==> flow/design.v (excerpt) <==
module rgb2dvi (
    input  wire        PixelClk,
    input  wire [23:0] vid_pData,
    input  wire        vid_pVDE,
    input  wire        vid_pHSync,
    input  wire        vid_pVSync,
    output wire [9:0]  pDataOutRaw0,    
    output wire [9:0]  pDataOutRaw1,    
    output wire [9:0]  pDataOutRaw2     
);
TMDS_Encoder DataEncoder0 (
    .PixelClk(PixelClk), .pDataOutRaw(pDataOutRaw0),
    .pDataOut(vid_pData[15:8]), .pC0(vid_pHSync), .pC1(vid_pVSync), .pVde(vid_pVDE));
TMDS_Encoder DataEncoder1 (
    .PixelClk(PixelClk), .pDataOutRaw(pDataOutRaw1),
    .pDataOut(vid_pData[7:0]), .pC0(1'b0), .pC1(1'b0), .pVde(vid_pVDE));
TMDS_Encoder DataEncoder2 (
    .PixelClk(PixelClk), .pDataOutRaw(pDataOutRaw2),
    .pDataOut(vid_pData[23:16]), .pC0(1'b0), .pC1(1'b0), .pVde(vid_pVDE));
endmodule
For scale: roughly 910 cells after synthesis, ~140 flip-flops, roughly 0.0077 mm^2 of cells after synthesis.
==> flow/config.mk <==
export PLATFORM = sky130hd
export DESIGN_NAME = rgb2dvi
export DESIGN_NICKNAME = rgb2dvi
export VERILOG_FILES = /design/flow/design.v
export SDC_FILE = /design/flow/constraint.sdc
export NUM_CORES = 4
export LEC_CHECK = 0
export ABC_AREA = 1
export CAP_MARGIN = 20
export CORE_MARGIN = 2
export CORE_UTILIZATION = 68
export CTS_CLUSTER_DIAMETER = 336
export CTS_CLUSTER_SIZE = 33
export SLEW_MARGIN = 20
==> flow/constraint.sdc <==
create_clock -name core_clock -period 3.75 [get_ports {PixelClk}]
set_input_delay 0.7500 -clock core_clock [delete_from_list [all_inputs] [get_ports {PixelClk}]]
set_output_delay 0.7500 -clock core_clock [all_outputs]
set_load 0.01 [all_outputs]
run.sh (not shown) runs the stock make flow with config.mk's settings and CLKGATE_MAP_FILE=.
The baseline finished with negative setup slack left.
Then changed:
--- a/flow/config.mk
+++ b/flow/config.mk
@@ -8 +7,0 @@
-export ABC_AREA = 1
@@ -11,3 +10 @@
-export CORE_UTILIZATION = 68
-export CTS_CLUSTER_DIAMETER = 336
-export CTS_CLUSTER_SIZE = 33
+export CORE_UTILIZATION = 40
==> flow/constraint.sdc (replaced) <==
create_clock -name core_clock -period 4.0 [get_ports {PixelClk}]
set_input_delay 0.8000 -clock core_clock [delete_from_list [all_inputs] [get_ports {PixelClk}]]
set_output_delay 0.8000 -clock core_clock [all_outputs]
set_load 0.01 [all_outputs]
This time the run passed the timing, DRC and antenna checks.
Die area goes up by 59%.
Wire length drops by 23%.


## run 1
rgb2dvi again, from the RTL that the note above started with.
export LEC_CHECK = 0
export CAP_MARGIN = 20
export CORE_ASPECT_RATIO = 0.87
export CORE_MARGIN = 9
export CORE_UTILIZATION = 53
export CTS_CLUSTER_DIAMETER = 171
export GPL_TIMING_DRIVEN = 0
export MAX_ROUTING_LAYER = met4
export MIN_ROUTING_LAYER = met2
export SLEW_MARGIN = 0
export TNS_END_PERCENT = 5
create_clock -name core_clock -period 2.51 [get_ports {PixelClk}]
Run 1 ran in full, but the layout does not pass; the checks complain about negative setup slack.
For run 2, these inputs were changed with respect to run 1:
- MAX_ROUTING_LAYER no longer set, was met4
- CORE_UTILIZATION now 64, was 53
- GPL_TIMING_DRIVEN no longer set, was 0
- SLEW_MARGIN now 20, was 0
- MIN_ROUTING_LAYER no longer set, was met2
- CORE_ASPECT_RATIO now 0.5, was 0.87
- CTS_CLUSTER_DIAMETER no longer set, was 171
- TNS_END_PERCENT no longer set, was 5
- CORE_MARGIN now 7, was 9
- the clock period (ns, I/O delays scaled along) now 4.0, was 2.51
[summary]
- Run 2 | stages: all done | timing, DRC, antenna: all pass
- Minimum clock period was lower in the run labelled run 1.
- Compared with run 1, run 2 has extra setup slack.
#### Input delta (run 3 over run 2)
- ABC_AREA now 1, previously not set
- CORE_UTILIZATION now 40, was 64
- HOLD_SLACK_MARGIN now 0.02, previously not set
- CORE_ASPECT_RATIO no longer set, was 0.5
- CORE_MARGIN now 2, was 7
==> comparison <==
The worst setup path startpoint comes out DataEncoder1.pDataOut_1[0] in one run and DataEncoder0.pDataOut_1[0] in the other, namely in run 3 and run 2 respectively. Compared with run 2, in run 3 flop-to-flop setup slack up 100 ps, die area +5600 um2, final critical-path required period lost 100 ps.
For run 4, these inputs were changed with respect to run 3:
- removing ABC_AREA (formerly 1)
- setting TNS_END_PERCENT to 5 for the first time
- removing HOLD_SLACK_MARGIN (formerly 0.02)
- changing CORE_UTILIZATION from 40 to 59
- setting CORE_ASPECT_RATIO to 0.5 for the first time
[summary]
- NOTE synthesized netlist cell count run 3->run 4 decreased by more than 10%
- Highest fanout seen on the critical path: run 4 vs run 3 down 2
- Number of detailed-route iterations in the first pass down 1 in run 4 wrt run 3
### run 4 -> run 5
- putting PLACE_DENSITY at 0.45 where nothing was set
- clearing TNS_END_PERCENT, which used to be 5
- swapping 59 for 40 in CORE_UTILIZATION
==> results <==
The combined global-route utilization of all metal layers of run 5 falls short of that of run 4 by 5.4 points.
~same area after synthesis in run 4 and run 5
Comparing run 5 against run 4, there is no change at all in total DRC errors in the routed layout.
On total number of vias: run 5 sits below run 4.
Run 5 against run 4: via count of the first global-routing pass fell 30, final critical path time including I/O delays and setup fell 32 ps, total instance count after detailed placement rose about 7%, post-layout instance count excluding filler cells rose 68.
The tightest hold margin of run 4 and that of run 5 are within noise of each other.
Going from run 4 to run 5, number of sequential cells closely matched the old numbers, total wirelength of the detailed-routed design increased by about 7.5% relative to the old numbers.
### run 5 -> run 6
- CTS_CLUSTER_SIZE newly set to 98
- TNS_END_PERCENT newly set to 10
- ABC_AREA newly set to 1
- CORE_UTILIZATION changed from 40 to 63
- CAP_MARGIN changed from 20 to 30
- SLEW_MARGIN changed from 20 to 10
- CTS_CLUSTER_DIAMETER newly set to 324
- PLACE_DENSITY changed from 0.45 to 0.82
- SETUP_SLACK_MARGIN newly set to -0.09
## What came out
The cell area in run 6 sits 300 um2 above the value recorded for run 5.
Run 6 has wire length on met2 above what run 5 had.
Number of buffers outside the clock class in the layout delta for run 6 relative to run 5: 5 lower
Run 6 vs run 5 — routed wire length rose 15%.
Setup slack for run 6 is lower than for run 5.
Average detailed-routed wire length per instance (lower): run 5
In the metrics for run 6 and run 5, the one carrying the higher portion of the post-synthesis area used by sequential elements is run 5.
Run 5 has a lower final period demand of the worst path than run 6.
